Setup of fjord:
==> flow/design.v <==
`timescale 1ns / 1ps
module main(
    input clk,rst,start,
    input [3:0]ip,
    output reg [59:0]ans,
    output reg finish
    );
    parameter [6:0]addr_max=100;
    reg [59:0]max,adder;
    reg [3:0]bram[addr_max-1:0];
    reg [6:0]addr,index,index_max;
    reg [3:0]state;
    always @(posedge clk)
    begin
        if(rst)
        begin
            addr<=0;ans<=0;max<=0;
            index<=0;index_max<=addr_max-12;
            state<=0;
            finish<=1;
        end
        else 
        begin
            case(state)
            0:
            begin
                addr<=0;ans<=adder;max<=0;
                index<=0;index_max<=addr_max-12;
                if(start)
                begin
                    finish<=0;
                    state<=1;
                end
                else finish<=1;
            end
            1:
            begin
                if(addr>=addr_max)
                begin
                    state<=2;
                    addr<=0;
                end
                else 
                begin
                    bram[addr]<=ip;
                    addr<=addr+1;
                end
            end
            2:
            begin
                if(addr<=index_max) 
                begin
                    if(bram[addr]>max[3:0])
                    begin
                        index<=addr;    
                        max[3:0]<=bram[addr];
                    end
                    addr<=addr+1;
                end
                else
                begin
                    addr<=index+1;
                    if(index_max>=99)state<=0;
                    else 
                    begin
                        index_max<=index_max+1;       
                        max<=max<<4;
                    end
                end
            end
            endcase        
        end   
    end
    reg [15:0]c;
    wire [15:0]cin={c[15:1],1'b0};
    genvar i;
    generate 
        for(i=1;i<16;i=i+1)
        begin:bcd_adder
            always @(*)
            begin
                if(rst) 
                begin
                    adder[4*i-1:4*(i-1)]=0;
                    c[i]=0;
                end
                else if(cin[i-1]+max[4*i-1:4*(i-1)]+ans[4*i-1:4*(i-1)]>9)
                begin
                    adder[4*i-1:4*(i-1)]=cin[i-1]+ans[4*i-1:4*(i-1)]+max[4*i-1:4*(i-1)]-10;
                    c[i]=1;
                end
                else
                begin
                    adder[4*i-1:4*(i-1)]=cin[i-1]+ans[4*i-1:4*(i-1)]+max[4*i-1:4*(i-1)];
                    c[i]=0;
                end
            end
        end
    endgenerate
endmodule
clock: 13.5 ns
lec_check: 0
abc_area: 1
cap_margin: 5
core_margin: 2
core_utilization: 72
cts_cluster_diameter: 388
cts_cluster_size: 16
hold_slack_margin: 0.29
place_density: 0.42
setup_slack_margin: -0.92
slew_margin: 20
run.sh (not shown) runs the stock make flow with config.mk's settings and CLKGATE_MAP_FILE=.
Although it ran to completion, fjord produced a layout that fails the final checks because of setup timing.
Modified inputs, willow compared to fjord
Settings: CAP_MARGIN: 5 -> 20; ABC_AREA: 1 -> unset; CTS_CLUSTER_SIZE: 16 -> 14; PLACE_DENSITY: 0.42 -> unset; CTS_CLUSTER_DIAMETER: 388 -> unset; CORE_UTILIZATION: 72 -> 58; HOLD_SLACK_MARGIN: 0.29 -> 0.28; SETUP_SLACK_MARGIN: -0.92 -> 2.23; the clock period (ns, I/O delays scaled along): 13.5 -> 17.4.
==> results <==
- For willow, the highest signal layer in the routed design was met4, unlike fjord, where it was met5.
- willow against fjord; number of ordinary inverters in the final layout is down by more than a quarter.
- STATUS run=willow STAGES=ALL_DONE FINAL_CHECKS=FAILED CAUSE=setup timing
- willow against fjord: area of the core higher; post-layout instance count excluding filler cells went down by about 15%; wire length shows a reduction of about 8%.
- willow against fjord: portion of netlist area occupied by mux cells increased by 10 points relative to the old numbers, sequential share of layout area now smaller.
- Relative to fjord, number of resized instances in the post-cts repair step has gone up in willow.
What xenon does differently from willow at the input level:
Settings: SETUP_SLACK_MARGIN changed from 2.23 to 3.58; CTS_CLUSTER_SIZE changed from 14 to 17; SLEW_MARGIN changed from 20 to 10; CTS_CLUSTER_DIAMETER newly set to 388; ABC_AREA newly set to 1; HOLD_SLACK_MARGIN changed from 0.28 to 0.29; CAP_MARGIN changed from 20 to 40; CORE_UTILIZATION changed from 58 to 72; PLACE_DENSITY_LB_ADDON newly set to 0.13; the clock period (ns, I/O delays scaled along) changed from 17.4 to 13.5.
--- outcome ---
- STATUS run=xenon STAGES=ALL_DONE FINAL_CHECKS=FAILED CAUSE=setup timing
- Of the two candidates, willow has the worse total die size and xenon the better one.
- In xenon the final clock period utilization by the worst path turned out 20 points higher than in willow.
- Summary — fraction of the yosys area taken by sequential cells, xenon relative to willow: lower, by 1.6 points.
- In the tables for xenon and willow, longest individual stage delay on the worst path reads lower with willow.
--- input diff xenon..garnet ---
Settings: SETUP_SLACK_MARGIN changed from 3.58 to 2.23; CAP_MARGIN changed from 40 to 20; HOLD_SLACK_MARGIN removed (was 0.29); CORE_UTILIZATION changed from 72 to 58; CTS_CLUSTER_SIZE changed from 17 to 14; TNS_END_PERCENT newly set to 5; PLACE_DENSITY_LB_ADDON removed (was 0.13); CTS_CLUSTER_DIAMETER removed (was 388); ABC_AREA removed (was 1); SLEW_MARGIN changed from 10 to 20; the clock period (ns, I/O delays scaled along) changed from 13.5 to 17.4.
## What came out
- On data required time at the worst endpoint: between garnet and xenon, it ends up lower for xenon.
- Summary of garnet over xenon: synthesized cell count moved down, number of sequential cells essentially unchanged, share of the final layout cell area in sequential cells went down, routed wire length now sits lower, detail-routed via count per cell has decreased.
- Layout checks on garnet: not met. Flow itself completed; violations: setup timing.
[inputs] quartz vs garnet
Settings: CELL_PAD_IN_SITES_DETAIL_PLACEMENT now 0, previously not set; SETUP_SLACK_MARGIN now 5.0, was 2.23; CORE_UTILIZATION now 67, was 58; CORE_MARGIN now 9, was 2; CTS_CLUSTER_DIAMETER now 326, previously not set; MAX_ROUTING_LAYER now met4, previously not set; CORE_ASPECT_RATIO now 1.29, previously not set; PLACE_DENSITY_LB_ADDON now 0.06, previously not set; CAP_MARGIN now 10, was 20; CTS_CLUSTER_SIZE no longer set, was 14; TNS_END_PERCENT no longer set, was 5; the clock period (ns, I/O delays scaled along) now 28.3, was 17.4.
## What came out
[quartz vs garnet] wire length of the first global-routing pass: higher in quartz
quartz has completed all stages; timing, DRC and antenna checks passed.
Re sequential cell area fraction in the yosys report: no difference whatsoever between quartz and garnet.
Going from garnet to quartz, clock power shrinks by about 50%.
Going from garnet to quartz, final count of negative-setup-slack endpoints now sits lower, worst slack after detailed placement now sits higher, fraction of met1 tracks used by global routing now sits lower, total grt overflow now sits at about the same level, buffer-and-inverter tally for the worst setup path now sits higher.
Between garnet and quartz, the HPWL reported at the end of detailed placement does not differ in any meaningful way.
Power figures rest on the tool's default switching activity, not on a simulated workload.
